==> flow/design.v (excerpt) <==
module SuperBallPickupMasterRotaryChampionDeluxe5(
	input LeftA,
	input LeftB,
	input RightA,
	input RightB,
	input LeftA2,
	input LeftB2,
	input RightA2,
	input RightB2,
	input wire clk,			 
	input wire reset,			 
	output wire [6:0] seg,	 
	output wire [3:0] an,	 
	output wire dp,			 
	output wire [2:0] red,	 
	output wire [2:0] green, 
	output wire [1:0] blue,	 
	output wire hsync,		 
	output wire vsync,			 
	output resetOut
	);
Size: about 3100 cells after synthesis, ~33 I/O pins, roughly 0.029 mm^2 of cells after synthesis.
clock: 5.73 ns
lec_check: 0
abc_area: 0
cap_margin: 20
core_aspect_ratio: 0.55
core_margin: 2
core_utilization: 40
cts_cluster_diameter: 24
gpl_timing_driven: 0
hold_slack_margin: 0.28
max_routing_layer: met4
min_routing_layer: met1
setup_slack_margin: 0.46
slew_margin: 30
run.sh (not shown) runs the stock make flow with config.mk's settings and CLKGATE_MAP_FILE=.
The starting point completed and failed the layout checks on setup timing.
Rerun with:
Settings changed: CORE_ASPECT_RATIO 0.55 to 1.78, CTS_CLUSTER_DIAMETER 24 to 88, HOLD_SLACK_MARGIN 0.28 to not set, PLACE_DENSITY set to 0.8, SLEW_MARGIN 30 to 10.
After rerunning: The changed run produced a layout that fails on setup timing; core utilization falls by 3.7 points; die size hardly moves; power falls by a quarter to a third; non-clock buffer count falls by 25; synthesized cell count stays the same; count of clock-buffer cells in the layout falls by 58; worst hold slack is about the same; via count rises by a few percent; area after synthesis is unchanged; combinational power falls by a few percent; sequential power stays flat.
Rerun with:
Settings changed: ABC_AREA 0 to not set, CORE_ASPECT_RATIO 1.78 to not set, CTS_CLUSTER_DIAMETER 88 to not set, GPL_TIMING_DRIVEN 0 to not set, MAX_ROUTING_LAYER met4 to not set, MIN_ROUTING_LAYER met1 to not set, PLACE_DENSITY 0.8 to not set, SETUP_SLACK_MARGIN 0.46 to not set, SLEW_MARGIN 10 to 20.
Clock period 5.73 ns to 10.1 ns, I/O delays scaled along.
Result: The new run completed with no timing, DRC or antenna violations. Setup slack improved by 2.6 ns. Sequential share of layout area came out higher by 1.2 points. Die size barely changes. Power came out lower by 41%. Sequential power came out lower by 43%. Final area came out lower by 3.9%. Non-clock buffer count came out lower by 125. Cell count came out lower by about 2.2%.
Rerun with:
Settings changed: CELL_PAD_IN_SITES_GLOBAL_PLACEMENT set to 2, CORE_ASPECT_RATIO set to 0.69, MAX_ROUTING_LAYER set to met4.
Clock period 10.1 ns to 20.0 ns, I/O delays scaled along.
Effect:
- The changed run produced a clean layout
- clock-buffer cell count climbs by 1
- sequential share of layout area is about the same
- total power drops by 49%
- global-route usage climbs by 2.9 points
- hold slack gets better by 0.0068 ns
- first-iteration DRC count climbs by 15%
- final area stays flat
- synthesized cell count is unchanged
- wire length climbs by 13%
- utilization drops by 0.30 points


Starting RTL as in the previous note.
clock: 5.63 ns
lec_check: 0
abc_area: 1
cap_margin: 20
cell_pad_in_sites_global_placement: 0
core_aspect_ratio: 1.35
core_margin: 2
core_utilization: 72
hold_slack_margin: 0.09
min_routing_layer: met1
place_density_lb_addon: 0.12
setup_slack_margin: 1.42
slew_margin: 20
Edit:
CELL_PAD_IN_SITES_GLOBAL_PLACEMENT = unset   (was 0)
CORE_ASPECT_RATIO = unset   (was 1.35)
CTS_CLUSTER_SIZE = 72   (was unset)
HOLD_SLACK_MARGIN = unset   (was 0.09)
MAX_ROUTING_LAYER = met4   (was unset)
MIN_ROUTING_LAYER = unset   (was met1)
PLACE_DENSITY_LB_ADDON = 0.01   (was 0.12)
SETUP_SLACK_MARGIN = 0.92   (was 1.42)
The new run finished clean.
Final area grows slightly.
Via count is lower slightly.
Fmax fell slightly.
Synthesized cell count does not change.
Power rises by a few percent.
Core utilization climbs by 1.3 points.
Worst hold slack loses 7.0 ps.
Flip-flop count does not change.
First-iteration DRC count increases by well over a third.
Edit:
CTS_CLUSTER_DIAMETER = 39   (was unset)
MAX_ROUTING_LAYER = unset   (was met4)
SETUP_SLACK_MARGIN = 1.25   (was 0.92)
Effect:
- The changed run ran to the end with no violations
- via count went up by 2.5%
- clock skew stays flat
- routed wire length rises by about 4.4%
- fmax is about the same
- total power came out higher by 18%
- clock-buffer cell count climbs by 8
Edit:
CTS_CLUSTER_DIAMETER = unset   (was 39)
SETUP_SLACK_MARGIN = 0.94   (was 1.25)
What happened:
- first-iteration DRC count grows by 13%
- register-to-register slack got worse by 150 ps
- synthesized cell count stays the same
- total power shrinks by 16%
Edit:
CTS_CLUSTER_DIAMETER = 29   (was unset)
SETUP_SLACK_MARGIN = 1.25   (was 0.94)
Effect: Combinational power grows by about 3%. Synthesized cell count stays the same. Die size is unchanged. Total power rose by about 37%. Design area is higher by about 4%. Final cell count went up by about 1.4%. Via count came out higher by 2.3%. Clock-buffer cell count is higher by 48. Area after synthesis is unchanged. Routed wire length grows by 6.1%.
Edit:
CTS_CLUSTER_DIAMETER = unset   (was 29)
CTS_CLUSTER_SIZE = unset   (was 72)
SETUP_SLACK_MARGIN = 1.47   (was 1.25)
Result: Sequential share of layout area rises by 1.7 points. Fmax decreases by 2.4%. Via count is lower by 3.8%. Utilization goes down by 4.7 points. Hold slack hardly moves. Register-to-register slack improved by 130 ps. Final cell count falls by 2.0%. Power is lower by 23%. Routed wire length fell by 9.4%. Area after synthesis does not change. Final area drops by 5.5%.


## v26
SuperBallPickupMasterRotaryChampionDeluxe5 again, from the RTL that the note above started with.
Settings: LEC_CHECK=0, ABC_AREA=1, CAP_MARGIN=40, CORE_MARGIN=2, CORE_UTILIZATION=72, CTS_CLUSTER_DIAMETER=321, CTS_CLUSTER_SIZE=15, GPL_ROUTABILITY_DRIVEN=0, PLACE_DENSITY_LB_ADDON=0.01, SETUP_SLACK_MARGIN=0.77, SLEW_MARGIN=20; clock period 5.67 ns.
v26 was carried through to the last stage, and its layout satisfied the timing, design-rule and antenna checks.
Relative to v26, the following input files were edited for v47:
Settings: changing CTS_CLUSTER_DIAMETER from 321 to 234; removing CTS_CLUSTER_SIZE (formerly 15); changing SETUP_SLACK_MARGIN from 0.77 to 1.47; changing CAP_MARGIN from 40 to 20; changing the clock period (ns, I/O delays scaled along) from 5.67 to 5.63.
Results
The relative contribution of the clock network to total power number comes out lower for v26 vs v47.
v47 reports its slowest library cell on the worst path as sky130_fd_sc_hd__dfrtp_1 while v26 reports sky130_fd_sc_hd__dfstp_2.
Changes observed in v47 relative to v26: sum of net half-perimeters after detailed placement shrank by about 0.46%, post-route fraction of the period consumed by the critical path grew by 1.3 points, synthesis-to-layout area growth grew by 2.6 points, fraction of met3 tracks used by global routing held steady.
| layout buffering overhead excluding clock cells | v26 vs v47 | ≈ equal |
The lower max-slew headroom at the worst pin of v47 and v26 is in v47.
v47 vs v26 — total power rose 21%.
Max global-route usage across v47 and v26: v47
Changes in v28 relative to v47:
Settings: CTS_CLUSTER_DIAMETER no longer set, was 234; GPL_ROUTABILITY_DRIVEN no longer set, was 0; MAX_ROUTING_LAYER now met4, previously not set; SETUP_SLACK_MARGIN now 1.45, was 1.47.
- When v28 is set beside v47, its clock network area share turns out to be 0.42 points smaller.
- Re wire length after detailed routing: v47 and v28 aren't equal, and the higher value belongs to v47.
- Sequential share of layout area: v28 > v47
- [v28] met2 track demand over resource in global routing rose 1.6 points relative to v47
- v28 vs v47: design area down slightly
- Between v47 and v28, the number of clock buffers in the layout is higher for v28.
- Largest fanout on the critical path for v28: 3 up relative to v47
- Summary: relative slew slack, v28 worse than v47


## build 14
Starting RTL as in the previous note.
clock: 5.63 ns
lec_check: 0
abc_area: 1
cap_margin: 20
core_margin: 2
core_utilization: 72
cts_cluster_diameter: 376
cts_cluster_size: 10
place_density_lb_addon: 0.12
setup_slack_margin: 1.65
slew_margin: 20
Build 14: PASS, flow complete, no timing, DRC or antenna violations
### build 14 -> build 7
--- a/flow/config.mk
+++ b/flow/config.mk
@@ -10,7 +10,7 @@
 export CORE_MARGIN = 2
 export CORE_UTILIZATION = 72
-export CTS_CLUSTER_DIAMETER = 376
-export CTS_CLUSTER_SIZE = 10
-export PLACE_DENSITY_LB_ADDON = 0.12
-export SETUP_SLACK_MARGIN = 1.65
+export CTS_CLUSTER_SIZE = 17
+export MAX_ROUTING_LAYER = met4
+export PLACE_DENSITY_LB_ADDON = 0.01
+export SETUP_SLACK_MARGIN = 0.92
 export SLEW_MARGIN = 20
Findings:
Taking build 14 as the reference point, the met1 wire length of build 7 rises by about 3%.
When build 7 is measured against build 14, its final cell utilization of the core turns out 0.96 points higher.
Max freq build 14 -> build 7: improved
Looking at pin slew with the least headroom to its limit, build 7 sits 91 ps above build 14.
In the flow results for build 14 and build 7, the met2 demand-to-capacity share in global routing is larger on build 7.
NOTE design area build 14->build 7 increased slightly
Cell count essentially unchanged between build 14 and build 7.
Relative to build 7, the following input files were edited for build 75:
--- a/flow/config.mk
+++ b/flow/config.mk
@@ -10,7 +10,6 @@
 export CORE_MARGIN = 2
 export CORE_UTILIZATION = 72
-export CTS_CLUSTER_SIZE = 17
 export MAX_ROUTING_LAYER = met4
 export PLACE_DENSITY_LB_ADDON = 0.01
-export SETUP_SLACK_MARGIN = 0.92
+export SETUP_SLACK_MARGIN = 1.47
 export SLEW_MARGIN = 20
--- outcome ---
- Looking at the reports, build 7 completed the entire flow and the layout it produced met the timing, design-rule and antenna checks.
- Build 75 completed end to end with timing, DRC and antenna clean.
- On total vias in the final route, build 7 and build 75 are basically level.
- Global-route usage for build 75: 0.43 points down relative to build 7
- Summary of build 75 over build 7: count of clock-buffer cells in the layout essentially unchanged, hold slack increased 13 ps.
> inputs changed (build 75 -> build 68)
--- a/flow/config.mk
+++ b/flow/config.mk
@@ -8,8 +8,12 @@
 export ABC_AREA = 1
 export CAP_MARGIN = 20
+export CELL_PAD_IN_SITES_GLOBAL_PLACEMENT = 0
+export CORE_ASPECT_RATIO = 0.71
 export CORE_MARGIN = 2
 export CORE_UTILIZATION = 72
+export HOLD_SLACK_MARGIN = 0.09
 export MAX_ROUTING_LAYER = met4
+export MIN_ROUTING_LAYER = met1
 export PLACE_DENSITY_LB_ADDON = 0.01
-export SETUP_SLACK_MARGIN = 1.47
+export SETUP_SLACK_MARGIN = 1.42
 export SLEW_MARGIN = 20
Results
- Comparing build 75 and build 68, routed wire length per instance is higher on build 68.
- Build 68 reports a lower maximum number of pins on one net before global-route repair than build 75 does.
- Between build 75 and build 68, the difference in synthesized area per cell is negligible.
- Total inserted antenna cells: build 68 higher than build 75
- In build 68, overall power consumption is lower than in build 75.
- Sequential power essentially unchanged between build 68 and build 75.
Power is estimated from default activity; no workload was simulated.
